File: flow/run.sh
#!/bin/bash
# the make line also repeats each setting of config.mk as NAME=value (left out here)
make -C /OpenROAD-flow-scripts/flow DESIGN_CONFIG=/design/flow/config.mk WORK_HOME=/design/flow/orfs CLKGATE_MAP_FILE= finish
File: flow/config.mk
export PLATFORM = sky130hd
export DESIGN_NAME = alu
export DESIGN_NICKNAME = alu
export VERILOG_FILES = /design/flow/design.v
export SDC_FILE = /design/flow/constraint.sdc
export NUM_CORES = 4
export LEC_CHECK = 0
export CAP_MARGIN = 20
export CORE_MARGIN = 2
export CORE_UTILIZATION = 69
export MAX_ROUTING_LAYER = met4
export SETUP_SLACK_MARGIN = 2.81
export SLEW_MARGIN = 20
File: flow/constraint.sdc
create_clock -name core_clock -period 9.73 [get_ports {i_clk}]
set_input_delay 1.9460 -clock core_clock [delete_from_list [all_inputs] [get_ports {i_clk}]]
set_output_delay 1.9460 -clock core_clock [all_outputs]
set_load 0.01 [all_outputs]
File: flow/design.v
module alu #(
	parameter DATA_WIDTH = 32,
	parameter INST_WIDTH = 4
)(
	input                   i_clk,
	input                   i_rst_n,
	input  [DATA_WIDTH-1:0] i_data_a,
	input  [DATA_WIDTH-1:0] i_data_b,
	input  [INST_WIDTH-1:0] i_inst,
	input                   i_valid,
	output [DATA_WIDTH-1:0] o_data,
	output                  o_overflow,
	output                  o_valid
);
	reg [DATA_WIDTH - 1:0] o_data_r, o_data_w;
	reg o_overflow_r, o_overflow_w;
	reg o_valid_r, o_valid_w;
	reg [2 * DATA_WIDTH - 1:0] o_mul_temp;
	integer i;
	assign o_data = o_data_r;
	assign o_overflow = o_overflow_r;
	assign o_valid = o_valid_r;
	always @(*) begin
		if (i_valid) begin
			case (i_inst)
				4'd0: begin
					o_data_w = i_data_a + i_data_b;
					if (i_data_a[DATA_WIDTH - 1] && i_data_b[DATA_WIDTH - 1] && ~o_data_w[DATA_WIDTH - 1]) begin
						o_overflow_w = 1;
					end
					else if (~i_data_a[DATA_WIDTH - 1] && ~i_data_b[DATA_WIDTH - 1] && o_data_w[DATA_WIDTH - 1]) begin
						o_overflow_w = 1;
					end
					else begin
						o_overflow_w = 0;
					end
					o_valid_w = 1;
				end
				4'd1: begin
					o_data_w = i_data_a - i_data_b;
					if (~i_data_a[DATA_WIDTH - 1] && i_data_b[DATA_WIDTH - 1] && o_data_w[DATA_WIDTH - 1]) begin
						o_overflow_w = 1;
					end
					else if (i_data_a[DATA_WIDTH - 1] && ~i_data_b[DATA_WIDTH - 1] && ~o_data_w[DATA_WIDTH - 1]) begin
						o_overflow_w = 1;
					end
					else begin
						o_overflow_w = 0;
					end
					o_valid_w = 1;
				end
				4'd2: begin
					o_data_w = i_data_a * i_data_b;
					if ((i_data_a[DATA_WIDTH - 1] == i_data_b[DATA_WIDTH - 1]) && o_data_w[DATA_WIDTH - 1]) begin
						o_overflow_w = 1;
					end
					else if ((i_data_a[DATA_WIDTH - 1] != i_data_b[DATA_WIDTH - 1]) && ~o_data_w[DATA_WIDTH - 1]) begin
						o_overflow_w = 1;
					end
					else begin
						o_overflow_w = 0;
					end
					o_valid_w = 1;
				end
				4'd3: begin
					if (~i_data_a[DATA_WIDTH - 1] && i_data_b[DATA_WIDTH - 1]) begin
						o_data_w = i_data_a;
					end
					else if (i_data_a[DATA_WIDTH - 1] && ~i_data_b[DATA_WIDTH - 1]) begin
						o_data_w = i_data_b;
					end
					else if (i_data_a > i_data_b) begin
						o_data_w = i_data_a;
					end
					else begin
						o_data_w = i_data_b;
					end
					o_overflow_w = 0;
					o_valid_w = 1;
				end
				4'd4: begin
					if (~i_data_a[DATA_WIDTH - 1] && i_data_b[DATA_WIDTH - 1]) begin
						o_data_w = i_data_b;
					end
					else if (i_data_a[DATA_WIDTH - 1] && ~i_data_b[DATA_WIDTH - 1]) begin
						o_data_w = i_data_a;
					end
					else if (i_data_a < i_data_b) begin
						o_data_w = i_data_a;
					end
					else begin
						o_data_w = i_data_b;
					end
					o_overflow_w = 0;
					o_valid_w = 1;
				end
				4'd5: begin
					{o_overflow_w, o_data_w} = i_data_a + i_data_b;
					o_valid_w = 1;
				end
				4'd6: begin
					o_data_w = i_data_a - i_data_b;
					if (i_data_a < i_data_b) begin
						o_overflow_w = 1;
					end
					else begin
						o_overflow_w = 0;
					end
					o_valid_w = 1;
				end
				4'd7: begin
					o_mul_temp = i_data_a * i_data_b;
					o_overflow_w = 0;
					for (i = DATA_WIDTH; i < 2 * DATA_WIDTH; i = i + 1) begin
						if (o_mul_temp[i]) begin
							o_overflow_w = 1;
						end
					end
					o_data_w = o_mul_temp[DATA_WIDTH - 1:0];
					o_valid_w = 1;
				end
				4'd8: begin
					if (i_data_a > i_data_b) begin
						o_data_w = i_data_a;
					end
					else begin
						o_data_w = i_data_b;
					end
					o_overflow_w = 0;
					o_valid_w = 1;
				end
				4'd9: begin
					if (i_data_a < i_data_b) begin
						o_data_w = i_data_a;
					end
					else begin
						o_data_w = i_data_b;
					end
					o_overflow_w = 0;
					o_valid_w = 1;
				end
				4'd10: begin
					o_data_w = i_data_a & i_data_b;
					o_overflow_w = 0;
					o_valid_w = 1;
				end
				4'd11: begin
					o_data_w = i_data_a | i_data_b;
					o_overflow_w = 0;
					o_valid_w = 1;
				end
				4'd12: begin
					o_data_w = (i_data_a & ~i_data_b) | (~i_data_a & i_data_b);
					o_overflow_w = 0;
					o_valid_w = 1;
				end
				4'd13: begin
					o_data_w = ~i_data_a;
					o_overflow_w = 0;
					o_valid_w = 1;
				end
				4'd14: begin
					for (i = 0; i < DATA_WIDTH; i = i + 1) begin
						o_data_w[i] = i_data_a[DATA_WIDTH - 1 - i];
					end
					o_overflow_w = 0;
					o_valid_w = 1;
				end
				default: begin
					o_overflow_w = 0;
					o_data_w = 0;
					o_valid_w = 1;
				end
			endcase
		end
		else begin
			o_overflow_w = 0;
			o_data_w = 0;
			o_valid_w = 0;
		end
	end
	always @(posedge i_clk or negedge i_rst_n) begin
		if (~i_rst_n) begin
			o_data_r <= 0;
			o_overflow_r <= 0;
			o_valid_r <= 0;
		end
		else begin
			o_data_r <= o_data_w;
			o_overflow_r <= o_overflow_w;
			o_valid_r <= o_valid_w;
		end
	end
endmodule
==> run summary, run 1 <==
Top cells by count -> 967 x inv_1, 929 x nor2_1, 898 x fa_1
Port bufs -> 104
Dpl hpwl -> 146 mm
Ports -> 105
GPL Wtd Cong -> 1.19
Clock buffer depth -> 2
Total congestion overflow -> 809
Initial core utilization -> 69.6%
Yosys simple share -> 15.3%
Pre-CTS WS -> -0.791 ns
Outcome -> did not finish
XOR Share, Synth -> 1.38%
Mean post-synth cell area -> 8.08 um2
CTS root buffer -> clkbuf_16
Yosys aoi share -> 12.5%
CTS Sinks -> 34
Synth Net Count -> 6,291
Seq share, synth -> 2.12%
Post-synth top area share -> 44.8%
Ys async rst share -> 100%
Comb area leader -> adder cells
Flops out of synthesis -> 34
Largest area contributor in the netlist -> fa_1
Count leader, synth -> inv_1
Die H -> 245 um
CTS Buf Count -> 5
Core Box Area -> 0.0576 mm2
Number of enable flip-flop cells -> 0
Die area -> 0.0601 mm2
Mux area share -> 0.256%
Synth Warn # -> 1
Yosys cell count -> 4,961
Error -> [ERROR GRT-0116] Global routing finished with congestion. Check the congestion regions in the DRC Viewer.
Most area-consuming cells after synthesis -> fa_1 45%, ha_1 11%, inv_1 9.1%
Gr usage total -> 82.7%
Failed at -> 5_1_grt
Post-DP Area -> 0.0476 mm2
H-tree depth -> 2
Most common reg cell -> dfrtp_1
Post-Syn Instances -> 4,961
Yosys Chip Area -> 0.0401 mm2
Synth cell types -> 79
Post-Syn Area -> 0.0401 mm2
Post-Synth Adder-Cell Area -> 56.1%
Die X -> 245 um
FP Rows -> 88
what timing repair did:
action / in CTS
pin swaps: 183
cloned: 9
hold buffers: 0
endpoints found under the setup margin: 26
gates resized: 602
buffers inserted: 84
through the flow:
stage | instances | TNS, ns
CTS | 6315 | -0.157
detailed placement | 6214 | -1.56
global placement | 6214 | -0.954
floorplan | 4961 | 0
metal layers:
layer  global-route usage [%]  GRT overflow
met5                        -             -
met4                     83.7           238
met3                     63.7            20
met2                     98.7           529
met1                     80.8            22
==> run 2, diff against run 1 <==
CTS_CLUSTER_DIAMETER = 375   (was not set)
CTS_CLUSTER_SIZE = 97   (was not set)
MAX_ROUTING_LAYER = not set   (was met4)
PLACE_DENSITY = 0.42   (was not set)
SETUP_SLACK_MARGIN = 2.01   (was 2.81)
clock period = 8.63 ns   (was 9.73 ns; I/O delays follow)
==> run summary, run 2 <==
Number of enable flip-flop cells -> 0 (unchanged)
H-tree depth -> 2 (unchanged)
Clock buffer depth -> 2 (unchanged)
Count leader, synth -> inv_1 (unchanged)
Placed insts -> 6,251 (was 6,214)
Hold_buf cts -> 0 (unchanged)
Outcome -> did not finish (unchanged)
Die X -> 245 um (unchanged)
Port bufs -> 104 (unchanged)
Gr usage total -> 87.3%
Most common reg cell -> dfrtp_1 (unchanged)
Die area -> 0.0601 mm2 (unchanged)
Most area-consuming cells after synthesis -> fa_1 45%, ha_1 11%, inv_1 9.1% (unchanged)
Die H -> 245 um (unchanged)
Dpl hpwl -> 150 mm (was 146 mm)
Ports -> 105 (unchanged)
Yosys cell count -> 4,961 (unchanged)
GPL Wtd Cong -> 1.15 (was 1.19)
Initial core utilization -> 69.6% (unchanged)
Synth Warn # -> 1 (unchanged)
Yosys simple share -> 15.3% (unchanged)
Error -> [ERROR GRT-0116] Global routing finished with congestion. Check the congestion regions in the DRC Viewer. (unchanged)
Largest area contributor in the netlist -> fa_1 (unchanged)
CTS root buffer -> clkbuf_16 (unchanged)
Post-DP Area -> 0.0480 mm2 (was 0.0476 mm2)
Core Box Area -> 0.0576 mm2 (unchanged)
Post-Syn Area -> 0.0401 mm2 (unchanged)
Post-Syn Instances -> 4,961 (unchanged)
CTS Sinks -> 34 (unchanged)
FP Rows -> 88 (unchanged)
Synth cell types -> 79 (unchanged)
XOR Share, Synth -> 1.38% (unchanged)
Mean post-synth cell area -> 8.08 um2 (unchanged)
Ys async rst share -> 100% (unchanged)
Top cells by count -> 967 x inv_1, 929 x nor2_1, 898 x fa_1 (unchanged)
Synth Net Count -> 6,291 (unchanged)
Post-synth top area share -> 44.8% (unchanged)
Yosys Chip Area -> 0.0401 mm2 (unchanged)
Yosys aoi share -> 12.5% (unchanged)
Mux area share -> 0.256% (unchanged)
Post-Synth Adder-Cell Area -> 56.1% (unchanged)
Flops out of synthesis -> 34 (unchanged)
Total congestion overflow -> 1,251
Seq share, synth -> 2.12% (unchanged)
CTS Buf Count -> 5 (unchanged)
Failed at -> 5_1_grt (unchanged)
Comb area leader -> adder cells (unchanged)
run 2: what timing repair did:
action | CTS
setup buffers | 93
resized | 604
gates cloned | 7
endpoints found under the setup margin | 26
pin swaps | 182
run 2: metal layers:
metal / global-route usage, % / overflow
met5: 54.5 / 7
met4: 90.4 / 384
met3: 74.3 / 46
met2: 102 / 776
met1: 84.3 / 38
run 2: metrics by stage:
| stage | hold slack (ns) | utilization [%] | setup TNS, ns | setup WS (ns) |
|---|---|---|---|---|
| after floorplan | 1.43 | - | -0.359 | -0.359 |
| after global placement | 1.81 | 83.3 | -14.25 | -1.96 |
| after detailed placement | 1.84 | 83.3 | -16.99 | -1.99 |
| after CTS | 1.53 | 88.3 | -2.30 | -1.01 |
==> run 3, diff against run 2 <==
CORE_UTILIZATION = 68   (was 69)
CTS_CLUSTER_DIAMETER = not set   (was 375)
CTS_CLUSTER_SIZE = 25   (was 97)
HOLD_SLACK_MARGIN = 0.3   (was not set)
PLACE_DENSITY = not set   (was 0.42)
SETUP_SLACK_MARGIN = 1.32   (was 2.01)
clock period = 10.5 ns   (was 8.63 ns; I/O delays follow)
==> run summary, run 3 <==
CTS Buf Count -> 5 (unchanged)
Seq share, synth -> 2.12% (unchanged)
Total congestion overflow -> 409
Die area -> 0.0609 mm2 (was 0.0601 mm2)
Pre-CTS WS -> -0.332 ns (was -1.99 ns)
Most common reg cell -> dfrtp_1 (unchanged)
Yosys Chip Area -> 0.0401 mm2 (unchanged)
Largest area contributor in the netlist -> fa_1 (unchanged)
Clock buffer depth -> 2 (unchanged)
Error -> [ERROR GRT-0232] Routing congestion too high. Check the congestion heatmap in the GUI. (was [ERROR GRT-0116] Global routing finished with congestion. Check the congestion regions in the DRC Viewer.)
Comb area leader -> adder cells (unchanged)
Synth Warn # -> 1 (unchanged)
Core Box Area -> 0.0587 mm2 (was 0.0576 mm2)
Placed insts -> 6,004 (was 6,251)
Mux area share -> 0.256% (unchanged)
CTS root buffer -> clkbuf_16 (unchanged)
Yosys aoi share -> 12.5% (unchanged)
Post-Syn Area -> 0.0401 mm2 (unchanged)
Initial core utilization -> 68.3% (was 69.6%)
Hold_buf cts -> 0 (unchanged)
Ys async rst share -> 100% (unchanged)
Top cells by count -> 967 x inv_1, 929 x nor2_1, 898 x fa_1 (unchanged)
GPL Wtd Cong -> 1.12 (was 1.15)
Dpl hpwl -> 140 mm (was 150 mm)
Mean post-synth cell area -> 8.08 um2 (unchanged)
Post-synth top area share -> 44.8% (unchanged)
Synth Net Count -> 6,291 (unchanged)
Gr usage total -> 82.9%
XOR Share, Synth -> 1.38% (unchanged)
Most area-consuming cells after synthesis -> fa_1 45%, ha_1 11%, inv_1 9.1% (unchanged)
CTS Sinks -> 34 (unchanged)
Failed at -> 5_1_grt (unchanged)
Die H -> 247 um (was 245 um)
Ports -> 105 (unchanged)
Yosys cell count -> 4,961 (unchanged)
H-tree depth -> 2 (unchanged)
Number of enable flip-flop cells -> 0 (unchanged)
Post-Syn Instances -> 4,961 (unchanged)
Die X -> 247 um (was 245 um)
Outcome -> did not finish (unchanged)
Count leader, synth -> inv_1 (unchanged)
Synth cell types -> 79 (unchanged)
Post-DP Area -> 0.0458 mm2 (was 0.0480 mm2)
Yosys simple share -> 15.3% (unchanged)
FP Rows -> 89 (was 88)
Post-Synth Adder-Cell Area -> 56.1% (unchanged)
Flops out of synthesis -> 34 (unchanged)
Port bufs -> 104 (unchanged)
-- run 3: metrics by stage --
step	hold WS (ns)	setup TNS, ns
after floorplan	1.80	0
after global placement	2.18	-0.158
after detailed placement	2.21	-0.332
after CTS	1.90	0
-- run 3: per-layer routing --
metal	overflow	track usage, %
met1	7	82.0
met2	223	96.2
met3	9	72.2
met4	168	83.3
met5	2	39.5
-- run 3: timing repair --
| action | CTS |
|---|---|
| gates cloned | 15 |
| endpoints found under the setup margin | 17 |
| gates resized | 371 |
| buffers inserted | 84 |
| pin swaps | 62 |
==> run 4, diff against run 3 <==
ABC_AREA = 1   (was not set)
CELL_PAD_IN_SITES_GLOBAL_PLACEMENT = 0   (was not set)
CORE_MARGIN = 7   (was 2)
CORE_UTILIZATION = 72   (was 68)
CTS_CLUSTER_DIAMETER = 378   (was not set)
CTS_CLUSTER_SIZE = 95   (was 25)
GPL_TIMING_DRIVEN = 1   (was not set)
HOLD_SLACK_MARGIN = not set   (was 0.3)
PLACE_DENSITY_LB_ADDON = 0.16   (was not set)
SETUP_SLACK_MARGIN = 1.99   (was 1.32)
SLEW_MARGIN = 5   (was 20)
TNS_END_PERCENT = 25   (was not set)
clock period = 6.88 ns   (was 10.5 ns; I/O delays follow)
==> run summary, run 4 <==
Mean post-synth cell area -> 6.80 um2 (was 8.08 um2)
XOR Share, Synth -> 0.267% (was 1.38%)
Yosys Chip Area -> 0.0459 mm2 (was 0.0401 mm2)
GPL Wtd Cong -> 1.18 (was 1.12)
Die area -> 0.0710 mm2 (was 0.0609 mm2)
Yosys cell count -> 6,751 (was 4,961)
Post-DP Area -> 0.0522 mm2 (was 0.0458 mm2)
Mux area share -> 0% (was 0.256%)
Clock buffer depth -> 2 (unchanged)
Number of enable flip-flop cells -> 0 (unchanged)
Count leader, synth -> inv_1 (unchanged)
Post-synth top area share -> 39.2% (was 44.8%)
Ports -> 105 (unchanged)
Gr usage total -> 76.8%
Synth Net Count -> 8,081 (was 6,291)
Most common reg cell -> dfrtp_1 (unchanged)
Largest area contributor in the netlist -> fa_1 (unchanged)
Port bufs -> 104 (unchanged)
Post-Synth Adder-Cell Area -> 49.0% (was 56.1%)
Total congestion overflow -> 134
Failed at -> 5_1_grt (unchanged)
Comb area leader -> adder cells (unchanged)
Most area-consuming cells after synthesis -> fa_1 39%, inv_1 17%, nand2_1 14% (was fa_1 45%, ha_1 11%, inv_1 9.1%)
CTS Buf Count -> 5 (unchanged)
Die H -> 267 um (was 247 um)
Dpl hpwl -> 157 mm (was 140 mm)
Error -> [ERROR GRT-0116] Global routing finished with congestion. Check the congestion regions in the DRC Viewer. (was [ERROR GRT-0232] Routing congestion too high. Check the congestion heatmap in the GUI.)
Top cells by count -> 2,057 x inv_1, 1,703 x nand2_1, 898 x fa_1 (was 967 x inv_1, 929 x nor2_1, 898 x fa_1)
CTS root buffer -> clkbuf_16 (unchanged)
Hold_buf cts -> 0 (unchanged)
Placed insts -> 7,975 (was 6,004)
Initial core utilization -> 72.8% (was 68.3%)
FP Rows -> 92 (was 89)
Synth Warn # -> 1 (unchanged)
Outcome -> did not finish (unchanged)
Core Box Area -> 0.0631 mm2 (was 0.0587 mm2)
Post-Syn Area -> 0.0459 mm2 (was 0.0401 mm2)
Ys async rst share -> 100% (unchanged)
Flops out of synthesis -> 34 (unchanged)
H-tree depth -> 2 (unchanged)
Synth cell types -> 62 (was 79)
Die X -> 267 um (was 247 um)
Yosys simple share -> 19.7% (was 15.3%)
Post-Syn Instances -> 6,751 (was 4,961)
Yosys aoi share -> 9.21% (was 12.5%)
Seq share, synth -> 1.85% (was 2.12%)
CTS Sinks -> 34 (unchanged)
run 4: routing by layer:
| layer | GRT usage [%] | GRT overflow |
|---|---|---|
| met5 | 43.6 | 0 |
| met3 | 64.1 | 5 |
| met1 | 75.8 | 5 |
| met4 | 76.0 | 48 |
| met2 | 91.4 | 76 |
run 4: timing repair:
action / in CTS
gates resized: 513
buffers inserted: 80
endpoints found under the setup margin: 33
pin swaps: 160
gates cloned: 21
run 4: through the flow:
step,setup WS (ns),util [%]
2_1_floorplan,-0.659,-
3_3_place_gp,-1.93,82.7
3_5_place_dp,-2.21,82.7
4_1_cts,-1.40,87.1
==> run 5, diff against run 4 <==
ABC_AREA = not set   (was 1)
CAP_MARGIN = 30   (was 20)
CELL_PAD_IN_SITES_GLOBAL_PLACEMENT = not set   (was 0)
CORE_ASPECT_RATIO = 1.17   (was not set)
CORE_MARGIN = 9   (was 7)
CORE_UTILIZATION = 45   (was 72)
CTS_CLUSTER_DIAMETER = not set   (was 378)
CTS_CLUSTER_SIZE = not set   (was 95)
GPL_TIMING_DRIVEN = not set   (was 1)
MAX_ROUTING_LAYER = met5   (was not set)
MIN_ROUTING_LAYER = met1   (was not set)
PLACE_DENSITY_LB_ADDON = 0.12   (was 0.16)
SETUP_SLACK_MARGIN = not set   (was 1.99)
SLEW_MARGIN = 20   (was 5)
TNS_END_PERCENT = 50   (was 25)
clock period = 18.5 ns   (was 6.88 ns; I/O delays follow)
==> run summary, run 5 <==
CTS resizes -> 0 (was 513)
CP Launch Point -> i_data_b[3]
Fmax -> 0.0728 GHz
Largest area contributor in the netlist -> fa_1 (unchanged)
Area Growth Syn to Fin -> 5.86%
Via count -> 36,100
Yosys aoi share -> 12.5% (was 9.21%)
Final layout net count -> 6,197
Port bufs -> 104 (unchanged)
Req. time, crit path -> 18.65 ns
Post-synth top area share -> 44.8% (was 39.2%)
H-tree depth -> 2 (unchanged)
Core Box Area -> 0.0884 mm2 (was 0.0631 mm2)
FP Rows -> 118 (was 92)
Worst-margin pin slew -> 1.05 ns
Post-Syn Instances -> 4,961 (was 6,751)
Most common reg cell -> dfrtp_1 (unchanged)
Flops out of synthesis -> 34 (unchanged)
Comb area leader -> adder cells (unchanged)
1st-iter DRT viols -> 3,628
Mean post-synth cell area -> 8.08 um2 (was 6.80 um2)
Number of enable flip-flop cells -> 0 (unchanged)
Post-Synth Adder-Cell Area -> 56.1% (was 49.0%)
Gr usage total -> 33.1%
Setup ws final -> 4.76 ns
Pre-CTS WS -> 4.71 ns (was -2.21 ns)
Synth Warn # -> 1 (unchanged)
Logic area -> 0.0343 mm2
Yosys cell count -> 4,961 (was 6,751)
Worst Setup End Kind -> register
Residual DRC count -> 0
CTS Buf Count -> 5 (unchanged)
Crit-path most repeated cell -> fa_1
Log Warnings -> 92
Top cells by count -> 967 x inv_1, 929 x nor2_1, 898 x fa_1 (was 2,057 x inv_1, 1,703 x nand2_1, 898 x fa_1)
XOR Share, Synth -> 1.38% (was 0.267%)
CP max stage delay -> 0.93 ns
Slew HR -> 28.0%
Global-route wire length before repair -> 247 mm
Pre-antenna DRT Iters -> 9
Initial core utilization -> 45.3% (was 72.8%)
WL final -> 165 mm
Clock transition at path regs -> 0.05 ns
Routed len/inst -> 27.5 um
Hold Crit Class -> in2async
Register area -> 851 um2
CP arrival -> 13.89 ns
Yosys simple share -> 15.3% (was 19.7%)
CTS tree -> yes
GPL Wtd Cong -> 1.03 (was 1.18)
Initial antenna violation count -> 7
Max cap viols -> 0
Via density -> 6.00
Die area -> 0.100 mm2 (was 0.0710 mm2)
CP Class -> in2reg
Seq share, synth -> 2.12% (was 1.85%)
Top delay family on crit path -> adder cells
Post-DRT Antenna Nets -> 0
Max stage delay cell, worst path -> clkdlybuf4s50_1
CTS Sinks -> 34 (unchanged)
Final core occ -> 48.0%
Outcome -> complete, no violations (was did not finish)
Largest net degree at the start of global routing -> 63
Crit path max fanout -> 15
RSZ-0062 raised after global routing -> no
Dpl hpwl -> 127 mm (was 157 mm)
Total negative setup slack -> 0 ns
Post-DP Area -> 0.0423 mm2 (was 0.0522 mm2)
Ports -> 105 (unchanged)
Post-CTS Setup Inserts -> 0 (was 80)
Cell count along the critical path -> 28
Vias in the first global route -> 38,400
Mux area share -> 0.256% (was 0%)
Die H -> 341 um (was 267 um)
Total congestion overflow -> 0
Post-Syn Area -> 0.0401 mm2 (was 0.0459 mm2)
CP bufs+invs -> 7
Ys async rst share -> 100% (unchanged)
Die X -> 294 um (was 267 um)
Clock buffer depth -> 2 (unchanged)
Final Setup Violations -> 0
Worst Setup Start Kind -> input port
Synth cell types -> 79 (was 62)
CTS root buffer -> clkbuf_16 (unchanged)
Synth Net Count -> 6,291 (was 8,081)
Ratio of final minimum period to clock period -> 74.3%
Final Cell Area -> 0.0425 mm2
Count leader, synth -> inv_1 (unchanged)
Worst Setup EP -> o_overflow_r
Filler cells -> 8,844
Final min period -> 13.74 ns
Hold_buf cts -> 0 (unchanged)
Fin. max-slew vios -> 0
Most area-consuming cells after synthesis -> fa_1 45%, ha_1 11%, inv_1 9.1% (was fa_1 39%, inv_1 17%, nand2_1 14%)
Yosys Chip Area -> 0.0401 mm2 (was 0.0459 mm2)
Final Hold Vio Count -> 0
==> run 5: cell type report <==
class | instances | share of cell area [%]
sequential | 34 | 2.00
tap | 1140 | 3.36
inverter | 994 | 8.79
timing repair buffer | 217 | 4.47
multi-input combinational | 3615 | 80.9
antenna | 4 | 0.0236
clock inverter | 3 | 0.162
clock buffer | 5 | 0.295
==> run 5: metrics by stage <==
stage               hold WS [ns]  instances
floorplan                   3.40       4961
global placement            4.14       5999
detailed placement          4.14       6000
CTS                         3.83       6008
global route                3.86       6008
finish                      3.82       6012
==> run 5: metal layers <==
metal	vias to the layer above	global-route usage (%)	wire, um
li1	15200	-	-
met1	18500	38.9	59300
met2	1762	55.5	78800
met3	568	5.85	13600
met4	10	21.3	13300
met5	-	0	66
==> run 6, diff against run 5 <==
CAP_MARGIN = 20   (was 30)
CORE_ASPECT_RATIO = not set   (was 1.17)
CORE_MARGIN = 2   (was 9)
CORE_UTILIZATION = 10   (was 45)
MAX_ROUTING_LAYER = not set   (was met5)
MIN_ROUTING_LAYER = not set   (was met1)
PLACE_DENSITY_LB_ADDON = not set   (was 0.12)
TNS_END_PERCENT = not set   (was 50)
clock period = 17.3 ns   (was 18.5 ns; I/O delays follow)
==> run summary, run 6 <==
Log Warnings -> 92 (unchanged)
CTS tree -> yes (unchanged)
Post-CTS Setup Inserts -> 0 (unchanged)
Post-DRT Antenna Nets -> 0 (unchanged)
Final min period -> 13.54 ns
1st-iter DRT viols -> 3,419 (was 3,628)
Final Hold Vio Count -> 0 (unchanged)
Hold_buf cts -> 0 (unchanged)
Number of enable flip-flop cells -> 0 (unchanged)
Worst Setup End Kind -> register (unchanged)
CP max stage delay -> 1.04 ns (was 0.93 ns)
Mean post-synth cell area -> 8.08 um2 (unchanged)
Total negative setup slack -> 0 ns (unchanged)
Final Setup Violations -> 0 (unchanged)
CTS Sinks -> 34 (unchanged)
Most area-consuming cells after synthesis -> fa_1 45%, ha_1 11%, inv_1 9.1% (unchanged)
CP Launch Point -> i_data_b[4] (was i_data_b[3])
CTS resizes -> 0 (unchanged)
Post-Syn Instances -> 4,961 (unchanged)
XOR Share, Synth -> 1.38% (unchanged)
Req. time, crit path -> 17.44 ns (was 18.65 ns)
Post-Syn Area -> 0.0401 mm2 (unchanged)
Seq share, synth -> 2.12% (unchanged)
Hold Crit Class -> in2async (unchanged)
Yosys aoi share -> 12.5% (unchanged)
Crit path max fanout -> 23 (was 15)
Ports -> 105 (unchanged)
Initial antenna violation count -> 21 (was 7)
Initial core utilization -> 10.0% (was 45.3%)
Clock transition at path regs -> 0.05 ns (about the same)
Area Growth Syn to Fin -> 18.6% (was 5.86%)
Post-synth top area share -> 44.8% (unchanged)
Largest area contributor in the netlist -> fa_1 (unchanged)
Slew HR -> 29.9% (was 28.0%)
Vias in the first global route -> 37,600 (was 38,400)
Max cap viols -> 0 (unchanged)
Fin. max-slew vios -> 0 (unchanged)
Total congestion overflow -> 0 (unchanged)
H-tree depth -> 2 (unchanged)
WL final -> 164 mm (was 165 mm)
Port bufs -> 104 (unchanged)
Largest net degree at the start of global routing -> 63 (unchanged)
Global-route wire length before repair -> 244 mm (was 247 mm)
Final layout net count -> 6,196 (was 6,197)
CTS Buf Count -> 5 (unchanged)
Worst Setup Start Kind -> input port (unchanged)
Synth Net Count -> 6,291 (unchanged)
Mux area share -> 0.256% (unchanged)
Via density -> 3.52 (was 6.00)
Worst Setup EP -> o_overflow_r (unchanged)
Cell count along the critical path -> 30 (was 28)
RSZ-0062 raised after global routing -> no (unchanged)
CP Class -> in2reg (unchanged)
Yosys simple share -> 15.3% (unchanged)
Die area -> 0.406 mm2 (was 0.100 mm2)
CP arrival -> 13.69 ns (was 13.89 ns)
Ys async rst share -> 100% (unchanged)
Gr usage total -> 7.91% (was 33.1%)
Top delay family on crit path -> adder cells (unchanged)
Crit-path most repeated cell -> fa_1 (unchanged)
Core Box Area -> 0.399 mm2 (was 0.0884 mm2)
Synth Warn # -> 1 (unchanged)
Residual DRC count -> 0 (unchanged)
Via count -> 35,700 (was 36,100)
Die H -> 637 um (was 341 um)
Comb area leader -> adder cells (unchanged)
Post-Synth Adder-Cell Area -> 56.1% (unchanged)
Pre-antenna DRT Iters -> 6 (was 9)
Worst-margin pin slew -> 1.04 ns (was 1.05 ns)
Routed len/inst -> 16.2 um (was 27.5 um)
CTS root buffer -> clkbuf_16 (unchanged)
Dpl hpwl -> 129 mm (was 127 mm)
Die X -> 637 um (was 294 um)
Outcome -> complete, no violations (unchanged)
GPL Wtd Cong -> 0.990 (was 1.03)
Fmax -> 0.0738 GHz
Ratio of final minimum period to clock period -> 78.3% (was 74.3%)
FP Rows -> 232 (was 118)
CP bufs+invs -> 7 (unchanged)
Synth cell types -> 79 (unchanged)
Flops out of synthesis -> 34 (unchanged)
Top cells by count -> 967 x inv_1, 929 x nor2_1, 898 x fa_1 (unchanged)
Clock buffer depth -> 2 (unchanged)
Yosys cell count -> 4,961 (unchanged)
Final core occ -> 11.9% (was 48.0%)
Most common reg cell -> dfrtp_1 (unchanged)
Max stage delay cell, worst path -> clkdlybuf4s50_1 (unchanged)
Yosys Chip Area -> 0.0401 mm2 (unchanged)
Count leader, synth -> inv_1 (unchanged)
## run 6: cell type report
class,count,area [um2]
Inverter,994,3730
Fill cell,46200,352000
Clock inverter,1,30.0
Antenna cell,3,7.51
Multi-Input combinational cell,3615,34300
Tap cell,5265,6590
Sequential cell,34,851
Clock buffer,6,139
Timing Repair Buffer,216,1880
## run 6: through the flow
| stage | std cells | setup WS [ns] | hold WS (ns) | instance area [um2] |
|---|---|---|---|---|
| floorplan | 4961 | 5.87 | 3.16 | 40100 |
| global placement | 10100 | 3.33 | 3.56 | 47400 |
| detailed placement | 10100 | 3.21 | 3.57 | 47400 |
| CTS | 10100 | 3.47 | 3.27 | 47600 |
| global route | 10100 | 3.61 | 3.31 | 47600 |
| finish | 10100 | 3.76 | 3.25 | 47600 |
## run 6: layer usage
| layer | wire [um] | vias up | track usage [%] |
|---|---|---|---|
| li1 | - | 15200 | - |
| met1 | 62000 | 18300 | 9.36 |
| met2 | 79200 | 1676 | 13.9 |
| met3 | 11800 | 453 | 1.06 |
| met4 | 10800 | 0 | 4.04 |
| met5 | 0 | - | 0 |
==> run 7, diff against run 6 <==
CORE_UTILIZATION = 65   (was 10)
MAX_ROUTING_LAYER = met4   (was not set)
SLEW_MARGIN = 30   (was 20)
clock period = 8.19 ns   (was 17.3 ns; I/O delays follow)
==> run summary, run 7 <==
Count leader, synth -> inv_1 (unchanged)
Comb area leader -> adder cells (unchanged)
Initial core utilization -> 65.4% (was 10.0%)
Pre-CTS WS -> -2.15 ns (was 3.21 ns)
Gr usage total -> 75.8%
Seq share, synth -> 2.12% (unchanged)
Clock buffer depth -> 2 (unchanged)
Top cells by count -> 967 x inv_1, 929 x nor2_1, 898 x fa_1 (unchanged)
Post-synth top area share -> 44.8% (unchanged)
GPL Wtd Cong -> 1.14 (was 0.990)
Number of enable flip-flop cells -> 0 (unchanged)
Die area -> 0.0637 mm2 (was 0.406 mm2)
Flops out of synthesis -> 34 (unchanged)
Post-Syn Instances -> 4,961 (unchanged)
Post-Synth Adder-Cell Area -> 56.1% (unchanged)
Ports -> 105 (unchanged)
Dpl hpwl -> 145 mm (was 129 mm)
CTS root buffer -> clkbuf_16 (unchanged)
Failed at -> 5_1_grt
Outcome -> did not finish (was complete, no violations)
H-tree depth -> 2 (unchanged)
Mean post-synth cell area -> 8.08 um2 (unchanged)
Port bufs -> 104 (unchanged)
Error -> [ERROR GRT-0116] Global routing finished with congestion. Check the congestion regions in the DRC Viewer.
FP Rows -> 91 (was 232)
Mux area share -> 0.256% (unchanged)
Most common reg cell -> dfrtp_1 (unchanged)
XOR Share, Synth -> 1.38% (unchanged)
Yosys simple share -> 15.3% (unchanged)
Ys async rst share -> 100% (unchanged)
Post-Syn Area -> 0.0401 mm2 (unchanged)
Die X -> 252 um (was 637 um)
Placed insts -> 6,304 (was 10,100)
Most area-consuming cells after synthesis -> fa_1 45%, ha_1 11%, inv_1 9.1% (unchanged)
Synth cell types -> 79 (unchanged)
Synth Warn # -> 1 (unchanged)
Yosys cell count -> 4,961 (unchanged)
CTS Buf Count -> 5 (unchanged)
Die H -> 252 um (was 637 um)
Hold_buf cts -> 0 (unchanged)
Largest area contributor in the netlist -> fa_1 (unchanged)
Yosys aoi share -> 12.5% (unchanged)
Core Box Area -> 0.0614 mm2 (was 0.399 mm2)
Yosys Chip Area -> 0.0401 mm2 (unchanged)
CTS Sinks -> 34 (unchanged)
Total congestion overflow -> 499
Synth Net Count -> 6,291 (unchanged)
## run 7: repair_timing
action,in CTS
setup buffers,109
pin swaps,190
endpoints found under the setup margin,21
resized,618
gates cloned,13
## run 7: stage by stage
step | setup TNS, ns | utilization (%) | hold slack [ns] | area [um2]
4_1_cts | -3.67 | 83.1 | 1.80 | 51000
3_5_place_dp | -22.37 | 78.5 | 2.09 | 48200
3_3_place_gp | -21.30 | 78.4 | 2.06 | 48100
2_1_floorplan | -0.751 | - | 1.34 | 41000
## run 7: layer usage
layer,overflow,GRT usage (%)
met3,18,52.9
met1,18,76.6
met5,-,-
met4,154,73.1
met2,309,93.6
==> run 8, diff against run 7 <==
CELL_PAD_IN_SITES_GLOBAL_PLACEMENT = 3   (was not set)
CORE_ASPECT_RATIO = 0.52   (was not set)
CORE_MARGIN = 10   (was 2)
CORE_UTILIZATION = 68   (was 65)
GPL_ROUTABILITY_DRIVEN = 1   (was not set)
GPL_TIMING_DRIVEN = 0   (was not set)
MAX_ROUTING_LAYER = met5   (was met4)
PLACE_DENSITY_LB_ADDON = 0.08   (was not set)
SETUP_SLACK_MARGIN = 4.12   (was not set)
SLEW_MARGIN = 20   (was 30)
TNS_END_PERCENT = 20   (was not set)
clock period = 14.4 ns   (was 8.19 ns; I/O delays follow)
==> run summary, run 8 <==
Die X -> 357 um (was 252 um)
Error -> [ERROR FLW-0024] Place density exceeds 1.0 (current PLACE_DENSITY_LB_ADDON =  0.08). Please check if the value of  PLACE_DENSITY_LB_ADDON is between 0 and 0.99. (was [ERROR GRT-0116] Global routing finished with congestion. Check the congestion regions in the DRC Viewer.)
Mean post-synth cell area -> 8.08 um2 (unchanged)
Post-Synth Adder-Cell Area -> 56.1% (unchanged)
Synth cell types -> 79 (unchanged)
XOR Share, Synth -> 1.38% (unchanged)
Comb area leader -> adder cells (unchanged)
Failed at -> 3_1_place_gp_skip_io (was 5_1_grt)
Die area -> 0.0696 mm2 (was 0.0637 mm2)
Most area-consuming cells after synthesis -> fa_1 45%, ha_1 11%, inv_1 9.1% (unchanged)
Post-Syn Instances -> 4,961 (unchanged)
Synth Net Count -> 6,291 (unchanged)
Top cells by count -> 967 x inv_1, 929 x nor2_1, 898 x fa_1 (unchanged)
Yosys aoi share -> 12.5% (unchanged)
Yosys cell count -> 4,961 (unchanged)
Largest area contributor in the netlist -> fa_1 (unchanged)
Core Box Area -> 0.0585 mm2 (was 0.0614 mm2)
Number of enable flip-flop cells -> 0 (unchanged)
Yosys Chip Area -> 0.0401 mm2 (unchanged)
Outcome -> did not finish (unchanged)
Count leader, synth -> inv_1 (unchanged)
Most common reg cell -> dfrtp_1 (unchanged)
Seq share, synth -> 2.12% (unchanged)
Initial core utilization -> 68.5% (was 65.4%)
Ys async rst share -> 100% (unchanged)
Die H -> 195 um (was 252 um)
Flops out of synthesis -> 34 (unchanged)
Yosys simple share -> 15.3% (unchanged)
Mux area share -> 0.256% (unchanged)
Post-Syn Area -> 0.0401 mm2 (unchanged)
Post-synth top area share -> 44.8% (unchanged)
Synth Warn # -> 1 (unchanged)
FP Rows -> 64 (was 91)
==> run 9, diff against run 8 <==
CELL_PAD_IN_SITES_GLOBAL_PLACEMENT = 0   (was 3)
CORE_ASPECT_RATIO = not set   (was 0.52)
CORE_MARGIN = 2   (was 10)
CORE_UTILIZATION = 72   (was 68)
CTS_CLUSTER_DIAMETER = 33   (was not set)
CTS_CLUSTER_SIZE = 37   (was not set)
GPL_ROUTABILITY_DRIVEN = not set   (was 1)
GPL_TIMING_DRIVEN = 1   (was 0)
MAX_ROUTING_LAYER = not set   (was met5)
PLACE_DENSITY_LB_ADDON = 0.23   (was 0.08)
SETUP_SLACK_MARGIN = -0.61   (was 4.12)
SLEW_MARGIN = 35   (was 20)
TNS_END_PERCENT = 25   (was 20)
clock period = 9.82 ns   (was 14.4 ns; I/O delays follow)
==> run summary, run 9 <==
Mux area share -> 0.256% (unchanged)
Mean post-synth cell area -> 8.08 um2 (unchanged)
Pre-CTS WS -> -1.10 ns
Seq share, synth -> 2.12% (unchanged)
Ys async rst share -> 100% (unchanged)
Error -> [ERROR GRT-0232] Routing congestion too high. Check the congestion heatmap in the GUI. (was [ERROR FLW-0024] Place density exceeds 1.0 (current PLACE_DENSITY_LB_ADDON =  0.08). Please check if the value of  PLACE_DENSITY_LB_ADDON is between 0 and 0.99.)
Yosys cell count -> 4,961 (unchanged)
Largest area contributor in the netlist -> fa_1 (unchanged)
H-tree depth -> 2
Yosys aoi share -> 12.5% (unchanged)
Die area -> 0.0576 mm2 (was 0.0696 mm2)
GPL Wtd Cong -> 1.17
Yosys Chip Area -> 0.0401 mm2 (unchanged)
Synth Net Count -> 6,291 (unchanged)
Dpl hpwl -> 149 mm
Placed insts -> 6,181
Die H -> 240 um (was 195 um)
Top cells by count -> 967 x inv_1, 929 x nor2_1, 898 x fa_1 (unchanged)
Flops out of synthesis -> 34 (unchanged)
CTS root buffer -> clkbuf_16
Number of enable flip-flop cells -> 0 (unchanged)
Hold_buf cts -> 0
Ports -> 105
Synth Warn # -> 1 (unchanged)
Comb area leader -> adder cells (unchanged)
Most common reg cell -> dfrtp_1 (unchanged)
Total congestion overflow -> 14
CTS Buf Count -> 5
FP Rows -> 86 (was 64)
Post-DP Area -> 0.0468 mm2
Gr usage total -> 75.2%
Post-synth top area share -> 44.8% (unchanged)
Synth cell types -> 79 (unchanged)
Initial core utilization -> 72.8% (was 68.5%)
Count leader, synth -> inv_1 (unchanged)
Most area-consuming cells after synthesis -> fa_1 45%, ha_1 11%, inv_1 9.1% (unchanged)
CTS Sinks -> 34
Port bufs -> 104
Post-Synth Adder-Cell Area -> 56.1% (unchanged)
Yosys simple share -> 15.3% (unchanged)
XOR Share, Synth -> 1.38% (unchanged)
Die X -> 240 um (was 357 um)
Failed at -> 5_1_grt (was 3_1_place_gp_skip_io)
Outcome -> did not finish (unchanged)
Post-Syn Area -> 0.0401 mm2 (unchanged)
Clock buffer depth -> 2
Post-Syn Instances -> 4,961 (unchanged)
Core Box Area -> 0.0551 mm2 (was 0.0585 mm2)
-- run 9: timing repair --
| item | 4_1_cts |
|---|---|
| pin swaps | 1 |
| endpoints found under the setup margin | 1 |
| gates resized | 18 |
| buffers inserted | 0 |
-- run 9: through the flow --
stage / hold slack, ns / TNS [ns]
after floorplan: 1.67 / -0.113
after global placement: 2.39 / -1.17
after detailed placement: 2.43 / -2.94
after CTS: 2.13 / -0.664
-- run 9: per-layer routing --
layer	overflow	global-route usage, %
met1	0	77.1
met2	7	90.9
met3	0	60.4
met4	7	72.1
met5	0	25.0
==> run 10, diff against run 9 <==
ABC_AREA = 1   (was not set)
CELL_PAD_IN_SITES_GLOBAL_PLACEMENT = not set   (was 0)
CORE_ASPECT_RATIO = 0.7   (was not set)
CORE_UTILIZATION = 68   (was 72)
CTS_CLUSTER_DIAMETER = 211   (was 33)
CTS_CLUSTER_SIZE = 97   (was 37)
GPL_TIMING_DRIVEN = not set   (was 1)
HOLD_SLACK_MARGIN = 0.26   (was not set)
PLACE_DENSITY = 0.36   (was not set)
PLACE_DENSITY_LB_ADDON = not set   (was 0.23)
SETUP_SLACK_MARGIN = 2.24   (was -0.61)
SLEW_MARGIN = 20   (was 35)
TNS_END_PERCENT = 10   (was 25)
clock period = 7.49 ns   (was 9.82 ns; I/O delays follow)
==> run summary, run 10 <==
H-tree depth -> 2 (unchanged)
Flops out of synthesis -> 34 (unchanged)
Mean post-synth cell area -> 6.80 um2 (was 8.08 um2)
Seq share, synth -> 1.85% (was 2.12%)
Total congestion overflow -> 269
Synth Warn # -> 1 (unchanged)
Post-Syn Instances -> 6,751 (was 4,961)
Yosys Chip Area -> 0.0459 mm2 (was 0.0401 mm2)
Number of enable flip-flop cells -> 0 (unchanged)
Most common reg cell -> dfrtp_1 (unchanged)
Die area -> 0.0697 mm2 (was 0.0576 mm2)
Yosys simple share -> 19.7% (was 15.3%)
Post-Synth Adder-Cell Area -> 49.0% (was 56.1%)
Gr usage total -> 75.8%
Yosys cell count -> 6,751 (was 4,961)
Placed insts -> 8,001 (was 6,181)
Clock buffer depth -> 2 (unchanged)
Post-synth top area share -> 39.2% (was 44.8%)
Die X -> 315 um (was 240 um)
Hold_buf cts -> 0 (unchanged)
Die H -> 221 um (was 240 um)
Error -> [ERROR GRT-0116] Global routing finished with congestion. Check the congestion regions in the DRC Viewer. (was [ERROR GRT-0232] Routing congestion too high. Check the congestion heatmap in the GUI.)
Core Box Area -> 0.0666 mm2 (was 0.0551 mm2)
Ys async rst share -> 100% (unchanged)
FP Rows -> 79 (was 86)
Port bufs -> 104 (unchanged)
Synth cell types -> 62 (was 79)
Most area-consuming cells after synthesis -> fa_1 39%, inv_1 17%, nand2_1 14% (was fa_1 45%, ha_1 11%, inv_1 9.1%)
Top cells by count -> 2,057 x inv_1, 1,703 x nand2_1, 898 x fa_1 (was 967 x inv_1, 929 x nor2_1, 898 x fa_1)
Failed at -> 5_1_grt (unchanged)
Post-Syn Area -> 0.0459 mm2 (was 0.0401 mm2)
Comb area leader -> adder cells (unchanged)
Count leader, synth -> inv_1 (unchanged)
XOR Share, Synth -> 0.267% (was 1.38%)
Dpl hpwl -> 156 mm (was 149 mm)
CTS root buffer -> clkbuf_16 (unchanged)
Synth Net Count -> 8,081 (was 6,291)
Largest area contributor in the netlist -> fa_1 (unchanged)
Ports -> 105 (unchanged)
Initial core utilization -> 68.9% (was 72.8%)
CTS Buf Count -> 5 (unchanged)
CTS Sinks -> 34 (unchanged)
GPL Wtd Cong -> 1.10 (was 1.17)
Mux area share -> 0% (was 0.256%)
Yosys aoi share -> 9.21% (was 12.5%)
Outcome -> did not finish (unchanged)
[run 10: what timing repair did]
action                                  in CTS
buffers inserted                           116
gates resized                              677
pin swaps                                  355
endpoints found under the setup margin      33
gates cloned                                19
[run 10: through the flow]
| step | worst slack [ns] | hold slack, ns | setup TNS, ns | area (um2) |
|---|---|---|---|---|
| after floorplan | -0.172 | 1.20 | -0.866 | 46700 |
| after global placement | -1.48 | 1.66 | -28.20 | 52200 |
| after detailed placement | -1.58 | 1.66 | -30.60 | 52200 |
| after CTS | -0.556 | 1.29 | -8.08 | 55900 |
[run 10: layer usage]
layer	GRT usage, %	GRT overflow
met5	34.2	0
met4	65.2	110
met3	61.1	9
met2	90.5	137
met1	80.6	13
==> run 11, diff against run 10 <==
ABC_AREA = not set   (was 1)
CORE_ASPECT_RATIO = not set   (was 0.7)
CORE_UTILIZATION = 57   (was 68)
CTS_CLUSTER_DIAMETER = not set   (was 211)
CTS_CLUSTER_SIZE = 90   (was 97)
HOLD_SLACK_MARGIN = not set   (was 0.26)
PLACE_DENSITY = not set   (was 0.36)
PLACE_DENSITY_LB_ADDON = 0.1   (was not set)
SETUP_SLACK_MARGIN = 1.91   (was 2.24)
TNS_END_PERCENT = not set   (was 10)
clock period = 6.47 ns   (was 7.49 ns; I/O delays follow)
==> run summary, run 11 <==
Outcome -> failed layout checks (was did not finish)
Fail Reasons -> setup timing
CTS root buffer -> clkbuf_16 (unchanged)
Mean post-synth cell area -> 8.08 um2 (was 6.80 um2)
CTS tree -> yes
Crit path max fanout -> 5
Req. time, crit path -> 6.63 ns
Fmax -> 0.104 GHz
Synth Warn # -> 1 (unchanged)
Fin. max-slew vios -> 0
Count leader, synth -> inv_1 (unchanged)
Dpl hpwl -> 146 mm (was 156 mm)
Final core occ -> 76.8%
Worst Setup End Kind -> register
Crit-path most repeated cell -> fa_1
Die area -> 0.0725 mm2 (was 0.0697 mm2)
Ys async rst share -> 100% (unchanged)
Top cells by count -> 967 x inv_1, 929 x nor2_1, 898 x fa_1 (was 2,057 x inv_1, 1,703 x nand2_1, 898 x fa_1)
Routed len/inst -> 30.3 um
Seq share, synth -> 2.12% (was 1.85%)
Ratio of final minimum period to clock period -> 148%
Worst Setup Start Kind -> input port
Initial core utilization -> 57.5% (was 68.9%)
Most common reg cell -> dfrtp_1 (unchanged)
Yosys Chip Area -> 0.0401 mm2 (was 0.0459 mm2)
Setup ws final -> -3.11 ns
Clock transition at path regs -> 0.06 ns
Die H -> 269 um (was 221 um)
Area Growth Syn to Fin -> 33.6%
Post-Syn Instances -> 4,961 (was 6,751)
Most area-consuming cells after synthesis -> fa_1 45%, ha_1 11%, inv_1 9.1% (was fa_1 39%, inv_1 17%, nand2_1 14%)
Largest net degree at the start of global routing -> 35
Hold_buf cts -> 0 (unchanged)
Post-Synth Adder-Cell Area -> 56.1% (was 49.0%)
1st-iter DRT viols -> 6,378
FP Rows -> 97 (was 79)
Yosys simple share -> 15.3% (was 19.7%)
Post-synth top area share -> 44.8% (was 39.2%)
Post-DRT Antenna Nets -> 0
Log Warnings -> 97
CP Class -> in2reg
Ports -> 105 (unchanged)
WL final -> 203 mm
CP bufs+invs -> 5
Yosys aoi share -> 12.5% (was 9.21%)
Synth cell types -> 79 (was 62)
Yosys cell count -> 4,961 (was 6,751)
Flops out of synthesis -> 34 (unchanged)
Slew HR -> 13.8%
Synth Net Count -> 6,291 (was 8,081)
CTS Sinks -> 34 (unchanged)
Vias in the first global route -> 44,600
Worst-margin pin slew -> 1.28 ns
Port bufs -> 104 (unchanged)
Mux area share -> 0.256% (was 0%)
H-tree depth -> 2 (unchanged)
Hold Slack -> 1.42 ns
Initial antenna violation count -> 16
Final Cell Area -> 0.0536 mm2
XOR Share, Synth -> 1.38% (was 0.267%)
Pre-CTS WS -> -3.52 ns (was -1.58 ns)
Final Setup Violations -> 24
Clock buffer depth -> 2 (unchanged)
Hold Crit Class -> in2async
CTS Buf Count -> 5 (unchanged)
CP Launch Point -> i_data_a[7]
Worst Setup EP -> o_overflow_r
Max cap viols -> 0
Via count -> 43,400
CP max stage delay -> 0.72 ns
Via density -> 6.47
Total congestion overflow -> 0
Pre-antenna DRT Iters -> 14
Final min period -> 9.58 ns
Comb area leader -> adder cells (unchanged)
CP arrival -> 9.74 ns
Final layout net count -> 7,079
Top delay family on crit path -> adder cells
Max stage delay cell, worst path -> ha_1
Number of enable flip-flop cells -> 0 (unchanged)
GPL Wtd Cong -> 1.10 (about the same)
Largest area contributor in the netlist -> fa_1 (unchanged)
Core Box Area -> 0.0698 mm2 (was 0.0666 mm2)
Final Hold Vio Count -> 0
Global-route wire length before repair -> 283 mm
Post-Syn Area -> 0.0401 mm2 (was 0.0459 mm2)
RSZ-0062 raised after global routing -> yes
Residual DRC count -> 0
Die X -> 269 um (was 315 um)
Post-DP Area -> 0.0492 mm2 (was 0.0522 mm2)
Gr usage total -> 53.2%
Cell count along the critical path -> 27
[run 11: metrics by stage]
| step | instances | setup TNS (ns) |
|---|---|---|
| floorplan | 4961 | -19.36 |
| global placement | 6525 | -56.09 |
| detailed placement | 6525 | -56.29 |
| CTS | 6649 | -32.06 |
| global route | 6695 | -45.66 |
| finish | 6706 | -47.23 |
[run 11: timing repair]
item                                    4_1_cts  5_1_grt
pin swaps                                   192      109
gates cloned                                 10        1
resized                                     703      169
endpoints found under the setup margin       33       33
setup buffers                               106       40
[run 11: routing by layer]
metal | vias to the layer above | track usage [%] | routed length [um] | part of all wire, %
met5 | - | 0 | 230 | 0.11
met4 | 16 | 48.4 | 27200 | 13
met3 | 1577 | 18.2 | 30300 | 15
met2 | 3915 | 79.1 | 82600 | 41
met1 | 20900 | 60.5 | 63100 | 31
li1 | 17000 | - | - | -
[run 11: area by class of cell]
class                      count  area [um2]
antenna                       16        40.0
clock buffer                   6         139
clock inverter                 2        12.5
fill                        4740       16200
inverter                     994        3930
multi-input combinational   3615       37000
sequential                    34         851
tap                          940        1180
timing repair buffer        1097       10400
timing repair inverter         2        32.5
==> run 12, diff against run 11 <==
CELL_PAD_IN_SITES_GLOBAL_PLACEMENT = 1   (was not set)
CORE_ASPECT_RATIO = 0.97   (was not set)
CORE_MARGIN = 9   (was 2)
CORE_UTILIZATION = 70   (was 57)
CTS_CLUSTER_SIZE = not set   (was 90)
GPL_ROUTABILITY_DRIVEN = 0   (was not set)
PLACE_DENSITY = 0.81   (was not set)
PLACE_DENSITY_LB_ADDON = not set   (was 0.1)
SETUP_SLACK_MARGIN = 1.48   (was 1.91)
TNS_END_PERCENT = 15   (was not set)
clock period = 7.63 ns   (was 6.47 ns; I/O delays follow)
==> run summary, run 12 <==
Mean post-synth cell area -> 8.08 um2 (unchanged)
Synth Net Count -> 6,291 (unchanged)
Post-Synth Adder-Cell Area -> 56.1% (unchanged)
Yosys cell count -> 4,961 (unchanged)
Mux area share -> 0.256% (unchanged)
Count leader, synth -> inv_1 (unchanged)
Flops out of synthesis -> 34 (unchanged)
Synth cell types -> 79 (unchanged)
FP Rows -> 85 (was 97)
Seq share, synth -> 2.12% (unchanged)
Synth Warn # -> 1 (unchanged)
Outcome -> did not finish (was failed layout checks)
Die H -> 254 um (was 269 um)
Core Box Area -> 0.0560 mm2 (was 0.0698 mm2)
Die area -> 0.0662 mm2 (was 0.0725 mm2)
Yosys simple share -> 15.3% (unchanged)
Ys async rst share -> 100% (unchanged)
Post-Syn Instances -> 4,961 (unchanged)
Most area-consuming cells after synthesis -> fa_1 45%, ha_1 11%, inv_1 9.1% (unchanged)
Largest area contributor in the netlist -> fa_1 (unchanged)
Most common reg cell -> dfrtp_1 (unchanged)
Comb area leader -> adder cells (unchanged)
Post-Syn Area -> 0.0401 mm2 (unchanged)
Yosys Chip Area -> 0.0401 mm2 (unchanged)
Post-synth top area share -> 44.8% (unchanged)
Die X -> 261 um (was 269 um)
Error -> [ERROR GPL-0301] Utilization 104.644 % exceeds 100%.
XOR Share, Synth -> 1.38% (unchanged)
Top cells by count -> 967 x inv_1, 929 x nor2_1, 898 x fa_1 (unchanged)
Number of enable flip-flop cells -> 0 (unchanged)
Failed at -> 3_1_place_gp_skip_io
Yosys aoi share -> 12.5% (unchanged)
Initial core utilization -> 71.6% (was 57.5%)
==> run 13, diff against run 12 <==
ABC_AREA = 1   (was not set)
CORE_ASPECT_RATIO = 0.5   (was 0.97)
CORE_MARGIN = 7   (was 9)
CORE_UTILIZATION = 40   (was 70)
CTS_CLUSTER_DIAMETER = 332   (was not set)
CTS_CLUSTER_SIZE = 95   (was not set)
GPL_ROUTABILITY_DRIVEN = not set   (was 0)
GPL_TIMING_DRIVEN = 0   (was not set)
PLACE_DENSITY = not set   (was 0.81)
PLACE_DENSITY_LB_ADDON = 0.29   (was not set)
SETUP_SLACK_MARGIN = -0.61   (was 1.48)
SLEW_MARGIN = 5   (was 20)
TNS_END_PERCENT = 25   (was 15)
clock period = 12.9 ns   (was 7.63 ns; I/O delays follow)
==> run summary, run 13 <==
CTS Sinks -> 34
Worst-margin pin slew -> 1.35 ns
Yosys Chip Area -> 0.0459 mm2 (was 0.0401 mm2)
Post-Synth Adder-Cell Area -> 49.0% (was 56.1%)
WL final -> 242 mm
Final layout net count -> 8,221
Post-DP Area -> 0.0491 mm2
Worst Setup EP -> o_overflow_r
Post-DRT Antenna Nets -> 0
Post-CTS Setup Inserts -> 0
Worst Setup End Kind -> register
FP Rows -> 87 (was 85)
Cell count along the critical path -> 31
Most area-consuming cells after synthesis -> fa_1 39%, inv_1 17%, nand2_1 14% (was fa_1 45%, ha_1 11%, inv_1 9.1%)
Max stage delay cell, worst path -> clkdlybuf4s50_1
CP Launch Point -> i_data_a[25]
Final min period -> 12.36 ns
Largest net degree at the start of global routing -> 24
Ys async rst share -> 100% (unchanged)
Fmax -> 0.0809 GHz
Synth cell types -> 62 (was 79)
Gr usage total -> 38.0%
Pre-antenna DRT Iters -> 6
Largest area contributor in the netlist -> fa_1 (unchanged)
XOR Share, Synth -> 0.267% (was 1.38%)
Yosys cell count -> 6,751 (was 4,961)
Filler cells -> 12,300
Initial antenna violation count -> 37
Flops out of synthesis -> 34 (unchanged)
Die H -> 254 um (about the same)
Fin. max-slew vios -> 0
Post-synth top area share -> 39.2% (was 44.8%)
Initial core utilization -> 40.6% (was 71.6%)
Total congestion overflow -> 0
Worst Setup Start Kind -> input port
Final Cell Area -> 0.0494 mm2
CTS Buf Count -> 5
CP arrival -> 12.56 ns
Via density -> 5.44
Post-Syn Area -> 0.0459 mm2 (was 0.0401 mm2)
Crit path max fanout -> 10
Yosys simple share -> 19.7% (was 15.3%)
Req. time, crit path -> 13.09 ns
Synth Net Count -> 8,081 (was 6,291)
CP max stage delay -> 0.89 ns
H-tree depth -> 2
Top delay family on crit path -> adder cells
Global-route wire length before repair -> 336 mm
1st-iter DRT viols -> 5,530
CTS resizes -> 0
Count leader, synth -> inv_1 (unchanged)
Mux area share -> 0% (was 0.256%)
Seq share, synth -> 1.85% (was 2.12%)
Clock transition at path regs -> 0.08 ns
Final Hold Vio Count -> 0
CTS root buffer -> clkbuf_16
Synth Warn # -> 1 (unchanged)
Most common reg cell -> dfrtp_1 (unchanged)
Comb area leader -> adder cells (unchanged)
Hold Crit Class -> in2async
Vias in the first global route -> 44,900
Ports -> 105
GPL Wtd Cong -> 1.08
Top cells by count -> 2,057 x inv_1, 1,703 x nand2_1, 898 x fa_1 (was 967 x inv_1, 929 x nor2_1, 898 x fa_1)
CP Class -> in2reg
Max cap viols -> 0
Core Box Area -> 0.113 mm2 (was 0.0560 mm2)
Die area -> 0.125 mm2 (was 0.0662 mm2)
Number of enable flip-flop cells -> 0 (unchanged)
CTS tree -> yes
Via count -> 45,800
Hold_buf cts -> 0
Port bufs -> 104
Outcome -> complete, no violations (was did not finish)
Routed len/inst -> 28.8 um
Mean post-synth cell area -> 6.80 um2 (was 8.08 um2)
Die X -> 493 um (was 261 um)
Ratio of final minimum period to clock period -> 95.8%
Area Growth Syn to Fin -> 7.66%
CP bufs+invs -> 6
Final Setup Violations -> 0
Yosys aoi share -> 9.21% (was 12.5%)
Residual DRC count -> 0
Post-Syn Instances -> 6,751 (was 4,961)
Clock buffer depth -> 2
Crit-path most repeated cell -> fa_1
Dpl hpwl -> 207 mm
Total negative setup slack -> 0 ns
Log Warnings -> 92
RSZ-0062 raised after global routing -> no
Slew HR -> 9.93%
-- run 13: routing by layer --
metal  share of wire [%]  vias to the layer above  wire length, um  GRT usage (%)
met5               0.048                        -              117              0
met4                 6.4                       18            15400           20.0
met3                  13                      661            30400           11.9
met2                  41                     2803            98700           56.3
met1                  40                    22600            97500           49.8
li1                    -                    19800                -              -
-- run 13: stage by stage --
stage                     util [%]  setup slack (ns)  hold WS (ns)  cells
after floorplan                  -              3.70          2.28   6751
after global placement        43.2             0.435          3.05   8368
after detailed placement      43.3             0.534          2.50   8384
after CTS                     43.5             0.864          2.13   8392
after global routing          43.6             0.433          2.14   8409
final                         43.7             0.539          2.12   8420
-- run 13: cell type report --
type | count | area [um2] | share of cell area, %
flip-flops and latches | 34 | 851 | 1.72
diodes | 15 | 37.5 | 0.0759
inverters | 2073 | 7780 | 15.7
plain buffers | 351 | 1400 | 2.84
clock buffers | 7 | 143 | 0.289
repair buffers | 133 | 1430 | 2.90
clock inverters | 1 | 5.00 | 0.0101
well taps | 1513 | 1890 | 3.83
multi-input cells | 4293 | 35900 | 72.6
==> run 14, diff against run 13 <==
ABC_AREA = not set   (was 1)
CELL_PAD_IN_SITES_GLOBAL_PLACEMENT = not set   (was 1)
CORE_ASPECT_RATIO = not set   (was 0.5)
CORE_MARGIN = 2   (was 7)
CORE_UTILIZATION = 70   (was 40)
CTS_CLUSTER_DIAMETER = not set   (was 332)
CTS_CLUSTER_SIZE = 28   (was 95)
GPL_TIMING_DRIVEN = not set   (was 0)
PLACE_DENSITY_LB_ADDON = not set   (was 0.29)
SETUP_SLACK_MARGIN = 2.52   (was -0.61)
SLEW_MARGIN = 20   (was 5)
TNS_END_PERCENT = not set   (was 25)
clock period = 9.42 ns   (was 12.9 ns; I/O delays follow)
==> run summary, run 14 <==
Post-Syn Area -> 0.0401 mm2 (was 0.0459 mm2)
Mux area share -> 0.256% (was 0%)
Top cells by count -> 967 x inv_1, 929 x nor2_1, 898 x fa_1 (was 2,057 x inv_1, 1,703 x nand2_1, 898 x fa_1)
Yosys simple share -> 15.3% (was 19.7%)
Post-Synth Adder-Cell Area -> 56.1% (was 49.0%)
Mean post-synth cell area -> 8.08 um2 (was 6.80 um2)
CTS Buf Count -> 5 (unchanged)
Die H -> 243 um (was 254 um)
Synth Warn # -> 1 (unchanged)
Post-Syn Instances -> 4,961 (was 6,751)
FP Rows -> 87 (unchanged)
XOR Share, Synth -> 1.38% (was 0.267%)
Post-DP Area -> 0.0477 mm2 (was 0.0491 mm2)
Count leader, synth -> inv_1 (unchanged)
Error -> [ERROR GRT-0116] Global routing finished with congestion. Check the congestion regions in the DRC Viewer.
Core Box Area -> 0.0565 mm2 (was 0.113 mm2)
Comb area leader -> adder cells (unchanged)
Most common reg cell -> dfrtp_1 (unchanged)
Die area -> 0.0592 mm2 (was 0.125 mm2)
Most area-consuming cells after synthesis -> fa_1 45%, ha_1 11%, inv_1 9.1% (was fa_1 39%, inv_1 17%, nand2_1 14%)
Post-synth top area share -> 44.8% (was 39.2%)
H-tree depth -> 2 (unchanged)
Largest area contributor in the netlist -> fa_1 (unchanged)
Initial core utilization -> 71.0% (was 40.6%)
Port bufs -> 104 (unchanged)
Yosys aoi share -> 12.5% (was 9.21%)
Outcome -> did not finish (was complete, no violations)
Failed at -> 5_1_grt
Total congestion overflow -> 1,091
Ys async rst share -> 100% (unchanged)
Synth Net Count -> 6,291 (was 8,081)
Number of enable flip-flop cells -> 0 (unchanged)
CTS Sinks -> 34 (unchanged)
CTS root buffer -> clkbuf_16 (unchanged)
Flops out of synthesis -> 34 (unchanged)
Hold_buf cts -> 0 (unchanged)
Synth cell types -> 79 (was 62)
Yosys Chip Area -> 0.0401 mm2 (was 0.0459 mm2)
Dpl hpwl -> 146 mm (was 207 mm)
Die X -> 243 um (was 493 um)
GPL Wtd Cong -> 1.15 (was 1.08)
Gr usage total -> 85.9%
Clock buffer depth -> 2 (unchanged)
Ports -> 105 (unchanged)
Seq share, synth -> 2.12% (was 1.85%)
Yosys cell count -> 4,961 (was 6,751)
[run 14: through the flow]
stage               std cells  TNS [ns]  hold WS, ns  setup slack [ns]
detailed placement       6225     -4.87         2.32             -1.18
CTS                      6321    -0.350         2.02            -0.350
floorplan                4961         0         1.59             0.273
global placement         6225     -3.77         2.31            -0.901
[run 14: what timing repair did]
item                       4_1_cts
gates resized                  608
pin swaps                      176
setup endpoints to repair       26
cloned                          10
setup buffers                   78
[run 14: metal layers]
| metal | global-route usage (%) | GRT overflow |
|---|---|---|
| met1 | 83.4 | 25 |
| met5 | 44.6 | 4 |
| met4 | 89.2 | 363 |
| met2 | 101 | 668 |
| met3 | 72.8 | 31 |
